==> wip/lagoon <==
==> flow/design.v <==
module control_unit(
    input clk, rst,
    output reg a_sel, b_sel, PP1_CE, PP2_CE, add, PR_CE, PI_CE
);
    parameter S1 = 3'b001,
              S2 = 3'b010,
              S3 = 3'b011,
              S4 = 3'b100,
              S5 = 3'b101;
    reg [2:0] state, next;
    always @(posedge clk or posedge rst) begin
        if (rst)
            state <= S1;
        else
            state <= next;
    end
    always @(*) begin
        next = S1;
        PP1_CE = 0;
        PP2_CE = 0;
        add = 0;
        PR_CE = 0;
        PI_CE = 0;
        a_sel = 0;
        b_sel = 0;
        case (state) 
            S1: begin
					if(!rst)
                next = S2;
                PP1_CE = 1;
            end
            S2: begin
                next = S3;
                a_sel = 1;
                b_sel = 1;					 
                PP2_CE = 1;
            end
            S3: begin
                next = S4;
                b_sel = 1;
                PP1_CE = 1;					
                add = 1;
                PR_CE = 1;
            end
            S4: begin
                next = S5;
                a_sel = 1;
                PP2_CE = 1;
            end
            S5: begin
                next = S1;
                PI_CE = 1;
            end
        endcase
    end
endmodule
module datapath(
    input clk, rst,
    input a_sel, b_sel, PP1_CE, PP2_CE, add, PR_CE, PI_CE,
    input [11:0] ar, ai, br, bi,
    output reg [23:0] Pr, Pi
);
    wire [11:0] a_mux, b_mux;
    reg [23:0] PP1, PP2, PPs;
    wire [23:0] pro;
    assign a_mux = a_sel ? ai : ar;
    assign b_mux = b_sel ? bi : br;
    assign pro = a_mux * b_mux;  
    always @(posedge clk or posedge rst) begin
        if (rst) begin
            PP1 <= 0;
            PP2 <= 0;
        end else begin
            if (PP1_CE) 
                PP1 <= pro;
            if (PP2_CE) 
                PP2 <= pro;
        end
    end
    always @(*) begin
        if (!add)
            PPs = PP1 + PP2;
        else
            PPs = PP1 - PP2;
    end
    always @(posedge clk or posedge rst) begin
        if (rst) begin
            Pr <= 0;
            Pi <= 0;
        end else begin
            if (PR_CE) 
                Pr <= PPs;
            if (PI_CE) 
                Pi <= PPs;
        end
    end
endmodule
module top(
    input rst, clk,
    input [11:0] ar, ai, br, bi,
    output [23:0] Pi, Pr
);
    wire PP1_CE, PP2_CE, a_sel, b_sel, add, PI_CE, PR_CE;
    control_unit uut1(
        .clk(clk),
        .rst(rst),
        .a_sel(a_sel),
        .b_sel(b_sel),
        .PP1_CE(PP1_CE),
        .PP2_CE(PP2_CE),
        .add(add),
        .PR_CE(PR_CE),
        .PI_CE(PI_CE)
    );
    datapath uut2(
        .clk(clk),
        .rst(rst),
        .a_sel(a_sel),
        .b_sel(b_sel),
        .PP1_CE(PP1_CE),
        .PP2_CE(PP2_CE),
        .add(add),
        .PR_CE(PR_CE),
        .PI_CE(PI_CE),
        .ar(ar),
        .ai(ai),
        .br(br),
        .bi(bi),
        .Pr(Pr),
        .Pi(Pi)
    );
endmodule
==> flow/run.sh <==
#!/bin/bash
# the make line also repeats each setting of config.mk as NAME=value (left out here)
make -C /OpenROAD-flow-scripts/flow DESIGN_CONFIG=/design/flow/config.mk WORK_HOME=/design/flow/orfs CLKGATE_MAP_FILE= finish
==> flow/config.mk <==
export PLATFORM = sky130hd
export DESIGN_NAME = top
export DESIGN_NICKNAME = top
export VERILOG_FILES = /design/flow/design.v
export SDC_FILE = /design/flow/constraint.sdc
export NUM_CORES = 4
export LEC_CHECK = 0
export ABC_AREA = 1
export CAP_MARGIN = 40
export CELL_PAD_IN_SITES_DETAIL_PLACEMENT = 2
export CELL_PAD_IN_SITES_GLOBAL_PLACEMENT = 2
export CORE_MARGIN = 6
export CORE_UTILIZATION = 70
export CTS_CLUSTER_DIAMETER = 380
export GPL_ROUTABILITY_DRIVEN = 1
export GPL_TIMING_DRIVEN = 1
export HOLD_SLACK_MARGIN = 0.28
export MAX_ROUTING_LAYER = met4
export PLACE_DENSITY_LB_ADDON = 0.05
export SETUP_SLACK_MARGIN = 1.26
export SLEW_MARGIN = 20
export TNS_END_PERCENT = 55
==> flow/constraint.sdc <==
create_clock -name core_clock -period 5.28 [get_ports {clk}]
set_input_delay 1.0560 -clock core_clock [delete_from_list [all_inputs] [get_ports {clk}]]
set_output_delay 1.0560 -clock core_clock [all_outputs]
set_load 0.01 [all_outputs]
==> wip/juniper (differences from wip/lagoon) <==
- CAP_MARGIN: 40 -> 20
- CELL_PAD_IN_SITES_DETAIL_PLACEMENT: 2 -> not set
- CELL_PAD_IN_SITES_GLOBAL_PLACEMENT: 2 -> 0
- CORE_UTILIZATION: 70 -> 17
- CTS_CLUSTER_DIAMETER: 380 -> not set
- GPL_ROUTABILITY_DRIVEN: 1 -> not set
- GPL_TIMING_DRIVEN: 1 -> not set
- HOLD_SLACK_MARGIN: 0.28 -> not set
- MAX_ROUTING_LAYER: met4 -> not set
- SETUP_SLACK_MARGIN: 1.26 -> -0.23
==> wip/raven (differences from wip/lagoon) <==
- CELL_PAD_IN_SITES_DETAIL_PLACEMENT: 2 -> not set
- CELL_PAD_IN_SITES_GLOBAL_PLACEMENT: 2 -> not set
- CORE_MARGIN: 6 -> 2
- CORE_UTILIZATION: 70 -> 72
- CTS_CLUSTER_DIAMETER: 380 -> 391
- CTS_CLUSTER_SIZE: not set -> 95
- GPL_ROUTABILITY_DRIVEN: 1 -> not set
- GPL_TIMING_DRIVEN: 1 -> not set
- HOLD_SLACK_MARGIN: 0.28 -> not set
- MAX_ROUTING_LAYER: met4 -> not set
- PLACE_DENSITY_LB_ADDON: 0.05 -> not set
- SETUP_SLACK_MARGIN: 1.26 -> not set
- TNS_END_PERCENT: 55 -> not set
==> flow/constraint.sdc (replaced) <==
create_clock -name core_clock -period 2.19 [get_ports {clk}]
set_input_delay 0.4380 -clock core_clock [delete_from_list [all_inputs] [get_ports {clk}]]
set_output_delay 0.4380 -clock core_clock [all_outputs]
set_load 0.01 [all_outputs]
==> notes <==
The lowest die size belongs to wip/raven, the highest to wip/juniper.
wip/lagoon failed in global placement without I/O (3_1_place_gp_skip_io) with FLW-0024. wip/juniper produced a layout that fails on negative setup slack. wip/raven ended with an error in clock tree synthesis (4_1_cts), error DPL-0038.
In synthesized cell count, wip/juniper and wip/raven do not differ.
Area after synthesis is the same in wip/lagoon and wip/raven.
